## cordic_stage
module cordic_stage (clk, reset, X_i, Y_i, Z_i, X_O, Y_O, Z_O);
  input clk;
  input reset;
  input  signed [15:0] X_i;
  input  signed [15:0] Y_i;
  input  signed [15:0] Z_i;
  output signed [15:0] X_O;
  output signed [15:0] Y_O;
  output signed [15:0] Z_O;
wire signed [15:0] as_O_asx_w_st1, as_O_asy_w_st1, as_O_asz_w_st1; 
wire signed [15:0] X_w_st1_st2, Y_w_st1_st2, Z_w_st1_st2;
wire signed [15:0] mux_z_st1_out;
wire dff_st1_out, xor_st1;
xor xor_gate(xor_st1, Z_i[15], Z_i[14]);
mux_2to1 mux_st1(.in0(Z_i), .in1({{2{Z_i[14]}}, {Z_i[13:0]}}), .sel(xor_st1), .out(mux_z_st1_out));
dff dff_st1(.in(xor_st1), .out(dff_st1_out), .clk(clk), .reset(reset));
add_sub asx_st1(.as_in1(X_i), .as_in2(Y_i), .as_control(~(mux_z_st1_out[15])), .as_out(as_O_asx_w_st1));
reg16b  reg16bxout_st1(.reg_in(as_O_asx_w_st1), .reg_out(X_w_st1_st2), .clk(clk), .reset(reset));
add_sub asy_st1(.as_in1(Y_i), .as_in2(X_i), .as_control(mux_z_st1_out[15]), .as_out(as_O_asy_w_st1));
reg16b  reg16byout_st1(.reg_in(as_O_asy_w_st1), .reg_out(Y_w_st1_st2), .clk(clk), .reset(reset));
add_sub asz_st1(.as_in1(mux_z_st1_out), .as_in2(16'h2000), .as_control(~(mux_z_st1_out[15])), .as_out(as_O_asz_w_st1));
reg16b  reg16bzout_st1(.reg_in(as_O_asz_w_st1), .reg_out(Z_w_st1_st2), .clk(clk), .reset(reset));
  ...
Size in the first run: about 7000 cells after synthesis, ~780 flip-flops, about 98 I/O pins, about 0.058 mm^2 of cells after synthesis.
clock: 3.17 ns
lec_check: 0
cap_margin: 20
core_margin: 2
core_utilization: 72
cts_cluster_diameter: 25
cts_cluster_size: 32
setup_slack_margin: 0.44
slew_margin: 20
run.sh (not shown) runs the stock make flow with config.mk's settings and CLKGATE_MAP_FILE=.
The first run never finished: it broke off in global routing (5_1_grt), error DPL-0038.
Rerun with:
--- a/flow/config.mk
+++ b/flow/config.mk
@@ -9,6 +9,4 @@
 export CORE_MARGIN = 2
-export CORE_UTILIZATION = 72
-export CTS_CLUSTER_DIAMETER = 25
+export CORE_UTILIZATION = 70
 export CTS_CLUSTER_SIZE = 32
-export SETUP_SLACK_MARGIN = 0.44
 export SLEW_MARGIN = 20
Effect:
- With this change the flow completed, yet does not pass: setup timing
- synthesized area does not change
- die size grows by a few percent
- synthesized cell count stays the same
Rerun with:
--- a/flow/config.mk
+++ b/flow/config.mk
@@ -9,4 +9,7 @@
 export CORE_MARGIN = 2
-export CORE_UTILIZATION = 70
+export CORE_UTILIZATION = 72
+export CTS_CLUSTER_DIAMETER = 29
 export CTS_CLUSTER_SIZE = 32
+export PLACE_DENSITY = 0.35
+export SETUP_SLACK_MARGIN = 0.91
 export SLEW_MARGIN = 20
Effect:
- The new run died in global routing (5_1_grt) on GRT-0232
- die area drops by 2.7%
- synthesized cell count is unchanged
- area after synthesis does not change

---

== run A ==
cordic_stage again, from the RTL that the note above started with.
export LEC_CHECK = 0
export CAP_MARGIN = 20
export CORE_MARGIN = 2
export CORE_UTILIZATION = 40
export MIN_ROUTING_LAYER = met2
export SLEW_MARGIN = 20
create_clock -name core_clock -period 2.39 [get_ports {clk}]
Run A: complete, dirty (setup timing)
Relative to run A, the following input files were edited for run B:
Settings: changing CORE_UTILIZATION from 40 to 67; setting CTS_CLUSTER_DIAMETER to 362 for the first time; removing MIN_ROUTING_LAYER (formerly met2); changing the clock period (ns, I/O delays scaled along) from 2.39 to 3.25.
--- outcome ---
Run B did not stop at any stage, and its layout met the timing, design-rule and antenna checks.
Run B -> run A: synthesized-area fraction occupied by adder cells delta 0, exact match
First-pass GRT wire length (run B / run A): 0.78
[run B] final worst hold slack rose 230 ps relative to run A
[compare] base=run A new=run B: die span in x now sits lower; count of buffers not belonging to the clock network in the layout now sits lower; worst setup slack now sits higher; arrival time of the worst setup path now sits lower.
What run C does differently from run B at the input level:
Settings: a change of CORE_UTILIZATION from 67 to 70; a change of CTS_CLUSTER_DIAMETER from 362 to 354; an added CTS_CLUSTER_SIZE of 13; a change of the clock period (ns, I/O delays scaled along) from 3.25 to 2.87.
## What came out
- From the logs: run C reached the end of the flow and failed the layout checks with setup timing.
- STATUS minimum setup slack in the final design: run C loses against run B
- The final reports for run C and run B show clock-buffer cell count lower in the former.
- Relative to run B, slack of the worst reg-to-reg path has gone down in run C.
- Summary of run C over run B: part of the cycle the worst path needs now larger; overall chip area now smaller; core utilization now larger.
- As of run C, cell area after placement had risen by a little under 10% compared to run B.
- Re global routing usage on met2: run C and run B aren't equal, and the higher value belongs to run C.
Edits applied to the flow inputs when going from run C to run D:
Settings: removing CTS_CLUSTER_SIZE (formerly 13); removing CTS_CLUSTER_DIAMETER (formerly 354); changing CORE_UTILIZATION from 70 to 52; changing the clock period (ns, I/O delays scaled along) from 2.87 to 3.52.
--- outcome ---
- The final layout from run D, which completed every stage, passed the timing, design-rule and antenna checks at the end of the flow.
- Taking run C as the reference, in run D largest net degree at the start of global routing increased 23%; total instance count after detailed placement decreased 304.

---

job 312:
Starting RTL as in the previous note.
make LEC_CHECK=0 CAP_MARGIN=20 CELL_PAD_IN_SITES_DETAIL_PLACEMENT=1 CORE_MARGIN=2 CORE_UTILIZATION=46 CTS_CLUSTER_DIAMETER=319 CTS_CLUSTER_SIZE=70 GPL_ROUTABILITY_DRIVEN=0 MAX_ROUTING_LAYER=met5 MIN_ROUTING_LAYER=met2 PLACE_DENSITY_LB_ADDON=0.07 SLEW_MARGIN=20 finish   # period 2.74 ns
Job 312 | ERROR | global routing
## Diff of input files: job 1885 against job 312
- CELL_PAD_IN_SITES_DETAIL_PLACEMENT no longer set, was 1
- CTS_CLUSTER_SIZE no longer set, was 70
- MAX_ROUTING_LAYER no longer set, was met5
- MIN_ROUTING_LAYER no longer set, was met2
- GPL_ROUTABILITY_DRIVEN no longer set, was 0
- CTS_CLUSTER_DIAMETER now 139, was 319
- CORE_UTILIZATION now 72, was 46
- PLACE_DENSITY_LB_ADDON no longer set, was 0.07
- the clock period (ns, I/O delays scaled along) now 2.73, was 2.74
==> results <==
The log for job 1885 ends in clock tree synthesis with error DPL-0033, so the run never completed. Die extent in y (job 1885 / job 312): 0.802. In terms of number of different library cells in the post-synthesis netlist, job 312 and job 1885 differ only marginally. Comparing job 1885 against job 312, there is no change at all in area fraction in mux cells. Instance area after placement was higher in job 312 than in job 1885. Total core area in job 1885 is about 37% below job 312. As far as sequential fraction of the synthesis area goes, job 1885 and job 312 are indistinguishable; the numbers are identical. Measured against each other, job 1885 and job 312 differ in placed cell count, the higher figure coming from job 312. Job 1885 vs. job 312: die width fell by about 20%; setup slack at placement climbed 0.18 ns.
Modified inputs, job 6876 compared to job 1885
- setting TNS_END_PERCENT to 45 for the first time
- setting ABC_AREA to 1 for the first time
- changing CTS_CLUSTER_DIAMETER from 139 to 395
- changing the clock period (ns, I/O delays scaled along) from 2.73 to 2.66
- Final checks on job 6876, whose flow otherwise completed, came back failing, citing setup timing.
- Between job 1885 and job 6876, adder-cell share of the synthesized area decreased.
- The core utilization before placement was comparable across job 6876 and job 1885.
- Delta (job 6876 minus job 1885): number of placed cells counting well taps now sits higher; number of different library cells in the post-synthesis netlist now sits lower; floorplan net count saw an increase.
- The lower chip height came out of job 1885.
- Diff job 6876 and job 1885: fraction of the yosys area taken by sequential cells higher in job 1885
- From job 1885 to job 6876 the numbers moved as follows: XOR/XNOR share of the synthesized area fell 5.9 points, synthesized cell count rose 1,923, last weighted congestion value of the routability-driven placer rose 7.6%.
- Side by side, synthesized chip area reported by yosys turned out higher in job 6876 than in job 1885.
